## oak
// fft_16
module fft_16 #(
    parameter WD = 12,
    parameter WNRD = 9
)(
    input                  clk,
    input                  rst_n,
    input                  en,
    input  signed [WD-1:0] sin_re,
    input  signed [WD-1:0] sin_im,
    output signed [WD-1:0] sout_re,
    output signed [WD-1:0] sout_im
);
Size in the first run: roughly 5800 cells after synthesis, about 460 flip-flops, ~51 I/O pins, ~52000 um2 of cells after synthesis.
clock: 13.4 ns
lec_check: 0
cap_margin: 20
core_aspect_ratio: 1.38
core_margin: 2
core_utilization: 53
cts_cluster_diameter: 42
max_routing_layer: met4
place_density_lb_addon: 0.22
setup_slack_margin: -0.92
slew_margin: 20
run.sh (not shown) runs the stock make flow with config.mk's settings and CLKGATE_MAP_FILE=.
#### Input delta (pine over oak)
- CORE_UTILIZATION now 72, was 53
- CORE_ASPECT_RATIO no longer set, was 1.38
- CTS_CLUSTER_DIAMETER no longer set, was 42
- PLACE_DENSITY_LB_ADDON no longer set, was 0.22
- SETUP_SLACK_MARGIN now -0.26, was -0.92
- MAX_ROUTING_LAYER no longer set, was met4
- the clock period (ns, I/O delays scaled along) now 9.7, was 13.4
Compared pine vs oak, and number of cells on the critical path is up in pine.
In terms of worst hold slack, pine and oak differ only marginally.
Against oak, pine reports a worst setup slack that is lower.
Diff oak -> pine | number of antenna violations at the first check in global routing | decrease of 1
The overall routing resource usage in pine sits 11 points above the value recorded for oak.
Compared with oak, wire length of the first global-routing pass in pine increased by a few percent.
~same clock-pin transition on the worst setup and hold timing paths in oak and pine
Critical path data arrival time: pine vs oak down 1.86 ns
Utilization in pine is 25 points higher than in oak
pine finished all stages; however, its layout fails the closing checks, the failures being setup timing.
Between oak and pine, final cell count increased.
When pine is set beside oak, its met3 track demand over resource turns out to be 2.3 points larger.
> inputs changed (pine -> birch)
- PLACE_DENSITY_LB_ADDON: unset -> 0.01
- ABC_AREA: unset -> 1
- CTS_CLUSTER_DIAMETER: unset -> 209
Findings:
birch ended with every stage complete and zero timing, DRC or antenna violations. Compared with pine, birch shows post-detailed-routing wire length lower by 3.2%. NOTE: area fraction in and, or, nand and nor cells after synthesis in birch exceeds that of pine. The area after synthesis in birch sits about 1.5% above the value recorded for pine. Delta (birch minus pine): DRC marker count from the first detailed-route iteration decreased by 334 relative to the old numbers; design area decreased by 0.45% relative to the old numbers.

========
Starting RTL as in the previous note.
clock: 8.37 ns
lec_check: 0
abc_area: 1
cap_margin: 20
core_margin: 2
core_utilization: 72
cts_cluster_diameter: 244
max_routing_layer: met4
place_density_lb_addon: 0.01
setup_slack_margin: 2.43
slew_margin: 20
The baseline produced a layout that fails on negative setup slack.
Change:
- ABC_AREA: 1 -> unset
- CORE_UTILIZATION: 72 -> 40
- CTS_CLUSTER_DIAMETER: 244 -> unset
- MAX_ROUTING_LAYER: met4 -> unset
- PLACE_DENSITY_LB_ADDON: 0.01 -> unset
- SETUP_SLACK_MARGIN: 2.43 -> unset
- clock period: 8.37 -> 11.0 ns (I/O delays scaled with it)
The new run went through all stages and came out clean; via count drops by about a fifth; count of clock-buffer cells in the layout came out lower by 2; routed wire length decreases by about a fifth.
Change:
- CORE_UTILIZATION: 40 -> 71
- SETUP_SLACK_MARGIN: unset -> -0.47
- clock period: 11.0 -> 8.49 ns (I/O delays scaled with it)
This time the run produced a layout that fails on negative setup slack.
Wire length grows by about a fifth.
Cell area rises by a few percent.
Hold slack hardly moves.
Global-route usage is higher by 18 points.
Via count increases by roughly a tenth.
Core utilization went up by 41 points.
Worst setup slack loses 2300 ps.
Change:
- ABC_AREA: unset -> 1
- CAP_MARGIN: 20 -> 0
- CTS_CLUSTER_DIAMETER: unset -> 236
After rerunning: The changed run reached the layout checks and failed them: negative setup slack. First-iteration DRC count came out higher by a quarter to a third. Sequential share of layout area came out lower by 0.16 points. Cell area came out higher slightly. Worst setup slack gains 660 ps. Critical path depth does not change. Die size came out higher slightly. Global-route usage came out higher by 2.7 points. Worst hold slack loses 21 ps. Count of clock-buffer cells in the layout came out higher by 6.

========
## v52
Starting RTL as in the previous note.
==> flow/design.v (excerpt) <==
module fft_16 #(
    parameter WD = 12,
    parameter WNRD = 9
)(
    input                  clk,
    input                  rst_n,
    input                  en,
    input  signed [WD-1:0] sin_re,
    input  signed [WD-1:0] sin_im,
    output signed [WD-1:0] sout_re,
    output signed [WD-1:0] sout_im
);
make LEC_CHECK=0 CAP_MARGIN=20 CELL_PAD_IN_SITES_DETAIL_PLACEMENT=0 CELL_PAD_IN_SITES_GLOBAL_PLACEMENT=0 CORE_MARGIN=2 CORE_UTILIZATION=66 CTS_CLUSTER_DIAMETER=103 MIN_ROUTING_LAYER=met1 PLACE_DENSITY_LB_ADDON=0.09 SETUP_SLACK_MARGIN=1.38 SLEW_MARGIN=15 finish   # period 4.87 ns
From the logs: v52 reached the end of the flow and failed the layout checks with negative setup slack.
## Diff of input files: v28 against v52
diff --git a/flow/config.mk b/flow/config.mk
--- a/flow/config.mk
+++ b/flow/config.mk
@@ -7,0 +8 @@
+export ABC_AREA = 1
@@ -10,5 +11,6 @@
-export CELL_PAD_IN_SITES_GLOBAL_PLACEMENT = 0
-export CORE_MARGIN = 2
-export CORE_UTILIZATION = 66
-export CTS_CLUSTER_DIAMETER = 103
-export MIN_ROUTING_LAYER = met1
+export CELL_PAD_IN_SITES_GLOBAL_PLACEMENT = 1
+export CORE_MARGIN = 5
+export CORE_UTILIZATION = 46
+export GPL_ROUTABILITY_DRIVEN = 0
+export HOLD_SLACK_MARGIN = 0.12
+export MIN_ROUTING_LAYER = met2
@@ -16 +18 @@
-export SETUP_SLACK_MARGIN = 1.38
+export SETUP_SLACK_MARGIN = -0.02
==> flow/constraint.sdc <==
create_clock -name core_clock -period 9.92 [get_ports {clk}]
set_input_delay 1.9840 -clock core_clock [delete_from_list [all_inputs] [get_ports {clk}]]
set_output_delay 1.9840 -clock core_clock [all_outputs]
set_load 0.01 [all_outputs]
Results
- Status for v52 and v28: clean finish in v28 only
- To summarise v52: no stage aborted, but the layout did not pass its checks, failing on negative setup slack.
- The amount of wire on met3 after detailed routing reported for v28 is greater than that of v52 by 490%.
- v52 → v28: number of max-slew violations in the final report held steady.
- In v28 the total of fill cells in the finished design turned out 6,980 higher than in v52.
--- input diff v28..v25 ---
diff --git a/flow/config.mk b/flow/config.mk
--- a/flow/config.mk
+++ b/flow/config.mk
@@ -11,6 +11,5 @@
-export CELL_PAD_IN_SITES_GLOBAL_PLACEMENT = 1
-export CORE_MARGIN = 5
-export CORE_UTILIZATION = 46
-export GPL_ROUTABILITY_DRIVEN = 0
-export HOLD_SLACK_MARGIN = 0.12
-export MIN_ROUTING_LAYER = met2
+export CELL_PAD_IN_SITES_GLOBAL_PLACEMENT = 0
+export CORE_MARGIN = 2
+export CORE_UTILIZATION = 70
+export CTS_CLUSTER_SIZE = 74
+export MIN_ROUTING_LAYER = met1
==> flow/constraint.sdc <==
create_clock -name core_clock -period 9.39 [get_ports {clk}]
set_input_delay 1.8780 -clock core_clock [delete_from_list [all_inputs] [get_ports {clk}]]
set_output_delay 1.8780 -clock core_clock [all_outputs]
set_load 0.01 [all_outputs]
No stage failed in v28, and the final checks on the layout all came back clean.
v25 reached the final stage; the timing, DRC and antenna checks on its layout passed.
Summary of v25 over v28: sequential share of layout area neither gained nor lost much.
Between v25 and v28, it is v25 whose total met2 wirelength after detailed routing is lower, by about 8%.
Worst hold slack delta (v25 -> v28): insignificant
Compared with v28, in v25 critical path required time fell by 580 ps; sequential cell area in the final layout stayed essentially flat.
Setup changes, v25 to v32
==> flow/config.mk <==
export PLATFORM = sky130hd
export DESIGN_NAME = fft_16
export DESIGN_NICKNAME = fft_16
export VERILOG_FILES = /design/flow/design.v
export SDC_FILE = /design/flow/constraint.sdc
export NUM_CORES = 4
export LEC_CHECK = 0
export CAP_MARGIN = 20
export CORE_MARGIN = 2
export CORE_UTILIZATION = 72
export SLEW_MARGIN = 20
==> flow/constraint.sdc <==
create_clock -name core_clock -period 8.67 [get_ports {clk}]
set_input_delay 1.7340 -clock core_clock [delete_from_list [all_inputs] [get_ports {clk}]]
set_output_delay 1.7340 -clock core_clock [all_outputs]
set_load 0.01 [all_outputs]
## What came out
- Summary of v25 and v32: one run falls short of a clean finish, namely v32.
- v32 completed end to end; final checks failed (negative setup slack).
- Core utilization at floorplan: higher on v32
- Worst setup slack deteriorates in v32 relative to v25.
- Number of inserted filler cells in the final layout: v32 vs v25 down 30%
- Diff v25 -> v32: final cycle utilization of the critical path rose 26 points; register-to-register slack dropped 1510 ps; relative area of non-clock buffer cells in the final design increased by 3.7 points relative to the old numbers; total instance count after detailed placement fell by about 10%.
- v32 vs. v25: minimum hold slack went up by 44 ps.
- [v32] met3 routing resource usage after global routing rose 2.5 points relative to v25
- Vias: v32 more than v25
- For v32, the capturing instance or port of the critical path was stage1_out_im[0], unlike v25, where it was stage1_out_im[5].

========
red:
Starting RTL as in the previous note.
clock: 11.2 ns
lec_check: 0
abc_area: 1
cap_margin: 10
cell_pad_in_sites_detail_placement: 1
cell_pad_in_sites_global_placement: 2
core_aspect_ratio: 1.14
core_margin: 4
core_utilization: 42
cts_cluster_diameter: 75
gpl_routability_driven: 0
max_routing_layer: met5
setup_slack_margin: 1.1
slew_margin: 20
Every stage of the flow completed for red, and the final layout passed the timing, DRC and antenna checks.
#### Input delta (blue over red)
Settings: a deleted CTS_CLUSTER_DIAMETER that had been 75; a change of CORE_UTILIZATION from 42 to 67; a deleted CELL_PAD_IN_SITES_GLOBAL_PLACEMENT that had been 2; a change of CORE_MARGIN from 4 to 2; a deleted CORE_ASPECT_RATIO that had been 1.14; a deleted MAX_ROUTING_LAYER that had been met5; a deleted CELL_PAD_IN_SITES_DETAIL_PLACEMENT that had been 1; a deleted SETUP_SLACK_MARGIN that had been 1.1; a change of CAP_MARGIN from 10 to 20; an added PLACE_DENSITY of 0.37; a deleted ABC_AREA that had been 1; an added CTS_CLUSTER_SIZE of 99; a deleted GPL_ROUTABILITY_DRIVEN that had been 0; a change of the clock period (ns, I/O delays scaled along) from 11.2 to 11.0.
==> results <==
red ended up with fa_2 as its slowest cell on the critical path; blue ended up with fa_1.
[compare] base=red new=blue: post-layout instance area moved down; worst setup slack moved down.
--- input diff blue..green ---
Settings: CORE_UTILIZATION now 72, was 67; HOLD_SLACK_MARGIN now 0.28, previously not set; SETUP_SLACK_MARGIN now -0.62, previously not set; CTS_CLUSTER_DIAMETER now 359, previously not set; ABC_AREA now 1, previously not set; the clock period (ns, I/O delays scaled along) now 6.88, was 11.0.
### Flow results
green: GRT-0232 in global routing (5_1_grt) -> run aborted
Going from blue to green, synthesized area went up; fraction of synthesized cell area in xor and xnor cells went down; placed wire-length estimate after detailed placement went up.
green against blue: share of flip-flops with an asynchronous set or reset after synthesis ~0 delta; number of clock buffers inserted by TritonCTS now sits lower; adder and majority cell fraction of the synthesized area went down by 1.6 points; synthesized netlist net count has increased; tally of unique sky130hd cells used after synthesis dropped about 40%.
The inputs of orange differ from those of green as listed below.
Settings: removing PLACE_DENSITY (formerly 0.37); removing CTS_CLUSTER_DIAMETER (formerly 359); removing SETUP_SLACK_MARGIN (formerly -0.62); removing CTS_CLUSTER_SIZE (formerly 99); removing HOLD_SLACK_MARGIN (formerly 0.28); removing ABC_AREA (formerly 1); changing CORE_UTILIZATION from 72 to 40; changing the clock period (ns, I/O delays scaled along) from 6.88 to 10.7.
Notes after the runs:
- Having completed the whole flow, orange delivered a layout that passed the timing, DRC and antenna checks.
- Delta (orange minus green): netlist area before placement moved down; synthesized cell count saw a decrease; width of the die went up 90 um; overall die area went up.
Relative to orange, the following input files were edited for purple:
Settings: putting ABC_AREA at 1 where nothing was set; swapping 40 for 72 in CORE_UTILIZATION; putting SETUP_SLACK_MARGIN at 1.7 where nothing was set; putting PLACE_DENSITY_LB_ADDON at 0.2 where nothing was set; putting CTS_CLUSTER_SIZE at 44 where nothing was set; putting CTS_CLUSTER_DIAMETER at 263 where nothing was set; swapping 10.7 for 6.63 in the clock period (ns, I/O delays scaled along).
==> results <==
- purple did not finish; a tool error ended it in global routing (5_1_grt).
- From orange to purple the numbers moved as follows: width of the chip dropped about 25%, area reported by Yosys stat climbed about 1.5%, count of buffers from port buffering barely changed, die span in y dropped 90 um, register share after synthesis dropped 0.26 points.
- Across both runs, number of library cell types mapped by synthesis was lower for purple than for orange.
- Looking at mapped cell area across purple and orange, the one that comes out higher is purple.
- Between purple and orange, the area of the die is higher for orange.
